==> run P: inputs <==
==> flow/design.v (excerpt) <==
module ALU_TOP #(parameter wid =16,parameter MB=32)   
  (
   input  wire [wid-1:0] A,
   input  wire [wid-1:0] B,
   input  wire [3:0]     alu_fun,
   input  wire           clk,
   input  wire           rest,
   output wire  [wid-1:0]  ari_out,   
   output wire            carry_out,
   output wire            ari_flag,
   output wire  [wid-1:0] log_out,
   output wire            log_flag,
   output wire  [wid-1:0] cmp_out,
   output wire            cmp_flag,
   output wire  [wid-1:0] shift_out,
   output wire            shift_flag
   );
==> flow/config.mk <==
export PLATFORM = sky130hd
export DESIGN_NAME = ALU_TOP
export DESIGN_NICKNAME = ALU_TOP
export VERILOG_FILES = /design/flow/design.v
export SDC_FILE = /design/flow/constraint.sdc
export NUM_CORES = 4
export LEC_CHECK = 0
export ABC_AREA = 1
export CAP_MARGIN = 15
export CORE_ASPECT_RATIO = 1.12
export CORE_MARGIN = 2
export CORE_UTILIZATION = 72
export CTS_CLUSTER_DIAMETER = 356
export CTS_CLUSTER_SIZE = 35
export MAX_ROUTING_LAYER = met5
export PLACE_DENSITY = 0.5
export SETUP_SLACK_MARGIN = 1.1
export SLEW_MARGIN = 20
export TNS_END_PERCENT = 90
==> flow/constraint.sdc <==
create_clock -name core_clock -period 13.2 [get_ports {clk}]
set_input_delay 2.6400 -clock core_clock [delete_from_list [all_inputs] [get_ports {clk}]]
set_output_delay 2.6400 -clock core_clock [all_outputs]
set_load 0.01 [all_outputs]
run.sh (not shown) runs the stock make flow with config.mk's settings and CLKGATE_MAP_FILE=.
==> run A: changes against run P <==
==> flow/config.mk (replaced) <==
export PLATFORM = sky130hd
export DESIGN_NAME = ALU_TOP
export DESIGN_NICKNAME = ALU_TOP
export VERILOG_FILES = /design/flow/design.v
export SDC_FILE = /design/flow/constraint.sdc
export NUM_CORES = 4
export LEC_CHECK = 0
export CAP_MARGIN = 20
export CORE_MARGIN = 2
export CORE_UTILIZATION = 40
export CTS_CLUSTER_DIAMETER = 116
export CTS_CLUSTER_SIZE = 98
export SLEW_MARGIN = 20
export TNS_END_PERCENT = 10
==> flow/constraint.sdc (replaced) <==
create_clock -name core_clock -period 35.0 [get_ports {clk}]
set_input_delay 7.0000 -clock core_clock [delete_from_list [all_inputs] [get_ports {clk}]]
set_output_delay 7.0000 -clock core_clock [all_outputs]
set_load 0.01 [all_outputs]
==> run Z: changes against run P <==
==> flow/config.mk (replaced) <==
export PLATFORM = sky130hd
export DESIGN_NAME = ALU_TOP
export DESIGN_NICKNAME = ALU_TOP
export VERILOG_FILES = /design/flow/design.v
export SDC_FILE = /design/flow/constraint.sdc
export NUM_CORES = 4
export LEC_CHECK = 0
export ABC_AREA = 1
export CAP_MARGIN = 20
export CORE_MARGIN = 2
export CORE_UTILIZATION = 62
export CTS_CLUSTER_DIAMETER = 168
export CTS_CLUSTER_SIZE = 99
export SLEW_MARGIN = 20
export TNS_END_PERCENT = 10
==> flow/constraint.sdc (replaced) <==
create_clock -name core_clock -period 19.1 [get_ports {clk}]
set_input_delay 3.8200 -clock core_clock [delete_from_list [all_inputs] [get_ports {clk}]]
set_output_delay 3.8200 -clock core_clock [all_outputs]
set_load 0.01 [all_outputs]
==> results <==
metric	run Z	run A	run P
Cell with the most instances after synthesis	sky130_fd_sc_hd__nand2_1	sky130_fd_sc_hd__ha_1	sky130_fd_sc_hd__nand2_1
Placed cell area	20000 um^2	16500 um^2	20000 um^2
Htree depth	2	2	-
Status	finished with violations	no timing/DRC/antenna violations	aborted with a tool error
Failing step	-	-	clock tree synthesis (4_1_cts)
Layout check failures	negative setup slack	-	-
Mapped Cells	2344	1936	2344
Maximum number of pins on one net before global-route repair	51	63	-
Multiplexer area fraction after synthesis	0%	4.96%	0%
Routed length on met3	11500 um	4670 um	-
Resized Gates After CTS	55	3	-
CTS Buf Count	5	5	-
Leakage component of the power	11.9 nW	7.87 nW	-
Total Nets Final	3243	2372	-
Clock-net power	0.0919 mW	0.0584 mW	-
Remaining global-route overflow	0	0	-
Final worst hold slack	3.54 ns	6.80 ns	-


==> inputs of job 9680 <==
ALU_TOP again, from the RTL that the note above started with.
clock: 32.1 ns
lec_check: 0
cap_margin: 20
core_margin: 2
core_utilization: 70
cts_cluster_diameter: 43
cts_cluster_size: 36
hold_slack_margin: -0.09
place_density: 0.65
setup_slack_margin: 5.0
slew_margin: 20
tns_end_percent: 5
==> job 4877 (differences from job 9680) <==
==> flow/config.mk (replaced) <==
export PLATFORM = sky130hd
export DESIGN_NAME = ALU_TOP
export DESIGN_NICKNAME = ALU_TOP
export VERILOG_FILES = /design/flow/design.v
export SDC_FILE = /design/flow/constraint.sdc
export NUM_CORES = 4
export LEC_CHECK = 0
export CAP_MARGIN = 20
export CORE_MARGIN = 2
export CORE_UTILIZATION = 40
export SLEW_MARGIN = 20
==> flow/constraint.sdc (replaced) <==
create_clock -name core_clock -period 34.2 [get_ports {clk}]
set_input_delay 6.8400 -clock core_clock [delete_from_list [all_inputs] [get_ports {clk}]]
set_output_delay 6.8400 -clock core_clock [all_outputs]
set_load 0.01 [all_outputs]
==> job 1069 (differences from job 9680) <==
--- a/flow/config.mk
+++ b/flow/config.mk
@@ -9,7 +9,3 @@
 export CORE_MARGIN = 2
-export CORE_UTILIZATION = 70
-export CTS_CLUSTER_DIAMETER = 43
-export CTS_CLUSTER_SIZE = 36
-export HOLD_SLACK_MARGIN = -0.09
-export PLACE_DENSITY = 0.65
+export CORE_UTILIZATION = 61
 export SETUP_SLACK_MARGIN = 5.0
==> flow/constraint.sdc (replaced) <==
create_clock -name core_clock -period 35.0 [get_ports {clk}]
set_input_delay 7.0000 -clock core_clock [delete_from_list [all_inputs] [get_ports {clk}]]
set_output_delay 7.0000 -clock core_clock [all_outputs]
set_load 0.01 [all_outputs]
==> job 6261 (differences from job 9680) <==
--- a/flow/config.mk
+++ b/flow/config.mk
@@ -9,8 +9,5 @@
 export CORE_MARGIN = 2
-export CORE_UTILIZATION = 70
-export CTS_CLUSTER_DIAMETER = 43
-export CTS_CLUSTER_SIZE = 36
-export HOLD_SLACK_MARGIN = -0.09
-export PLACE_DENSITY = 0.65
-export SETUP_SLACK_MARGIN = 5.0
+export CORE_UTILIZATION = 66
+export CTS_CLUSTER_DIAMETER = 232
+export MAX_ROUTING_LAYER = met4
 export SLEW_MARGIN = 20
==> flow/constraint.sdc (replaced) <==
create_clock -name core_clock -period 29.4 [get_ports {clk}]
set_input_delay 5.8800 -clock core_clock [delete_from_list [all_inputs] [get_ports {clk}]]
set_output_delay 5.8800 -clock core_clock [all_outputs]
set_load 0.01 [all_outputs]
==> run notes <==
Implementation numbers.

- The slowest stage of the critical path belongs to the cell sky130_fd_sc_hd__or4_4.
- The fraction of cell area in sequential cells is reported as 0.0732.
- The share of the core filled with cells is 0.464.
- The initial antenna violation count is 1.
- In the detailed route, the total length drawn on met3 is 4080 um.
- Between the synthesized netlist and the finished layout, the area growth was recorded as 14.1%.
- The top layer reached by signal wires is met5.
- The run finished with no timing, DRC or antenna violations.
- The most prevalent standard cell on the critical path is sky130_fd_sc_hd__ha_1.
- The total detailed-routing wirelength is 56,800 um.
[end of results for job 4877]
==> run notes <==
Implementation numbers.

- The flow ran to the end and the layout has no timing, DRC or antenna violations.
- The AND-OR/OR-AND share of the synthesized area is 0.220.
- At the end of the flow the core is filled with cells to 0.766.
- The most prevalent standard cell on the critical path is sky130_fd_sc_hd__buf_4.
- The power density over cell area is between 40 and 50 nW/um2.
- From synthesis to final layout, the design area changed by 24.1%.
- The critical path starts at B[11].
- The leakage component of the power was reported as 8.54 nW.
- The initial antenna violation count was 2.
- Signal nets in the final route climb as high as met4.
- The critical path's slowest cell is sky130_fd_sc_hd__a2111oi_0.
- The count of nets left with antenna violations after detail routing is 0.
- Across all checked pins, the minimum headroom to the slew limit is 0.297.
- The total detailed-routing wirelength is about 58,000 um.
- The number of maximum-capacitance constraint violations is 0.
- The first detailed-routing pass ran for 6 iterations.
- The dominant register cell is sky130_fd_sc_hd__dfrtp_1.
- The floorplan step set the die height to 161 um.
- The sequential fraction of total cell area is 0.0673.
[end of results for job 1069]
==> run notes <==
Implementation numbers.

- The flow ran to the end, but the layout failed its checks.
- The reasons given for failing layout checks are setup timing.
- The power attributed to the clock group is 0.0000625 W.
- The group drawing the most power is combinational cells.
- The post-synthesis to final-layout area growth is 26.3%.
- Summed over all nets, wire length on met3 after detailed routing comes to 13,400 um.
- The critical path in the final layout is reported with a setup slack of -367 ps.
- Per the layout area report, the sequential fraction of cell area is 0.0661.
- Counting stages on the worst path, the most repeated cell is sky130_fd_sc_hd__ha_1.
- The final count of negative-setup-slack endpoints is 1.
- The largest individual stage delay along the critical path comes from the cell sky130_fd_sc_hd__clkdlybuf4s50_1.
- The top layer reached by signal wires is met5.
- The script computed the net switching share of total power as 0.538.
- The share of the core filled with cells is 0.900.
- The largest buffer count on any clock path is 2.
- Summed over all layers, the routed wires come to about 72,000 um.
- The synthesis report lists the most area-consuming cells as sky130_fd_sc_hd__ha_1 (20%), sky130_fd_sc_hd__fa_1 (11%), sky130_fd_sc_hd__dfrtp_1 (8.4%).
[end of results for job 9680]
==> run notes <==
Implementation numbers.

- Setup repair after global routing could not meet its margin everywhere.
- The checks that failed: setup timing.
- The post-synthesis cell area is 15,000 um2.
- The synthesis report lists the most area-consuming cells as sky130_fd_sc_hd__ha_1 (20%), sky130_fd_sc_hd__fa_1 (11%), sky130_fd_sc_hd__dfrtp_1 (8.4%).
- Across all setup checks in the final design, the least slack found is -1810 ps.
- The timing report shows that the slowest cell on the worst path is sky130_fd_sc_hd__clkdlybuf4s50_1.
- The sequential fraction of total cell area is 0.0621.
- The initial antenna violation count is 7.
- The most numerous cell type found on the critical path is sky130_fd_sc_hd__ha_1.
- The highest layer touched by signal routing is met4.
- The flow ran to the end, but the layout failed its checks.
- Per the finish-stage timing summary, setup violations number 2.
[end of results for job 6261]
No activity file was given, so power comes from the tool's default toggle rates.
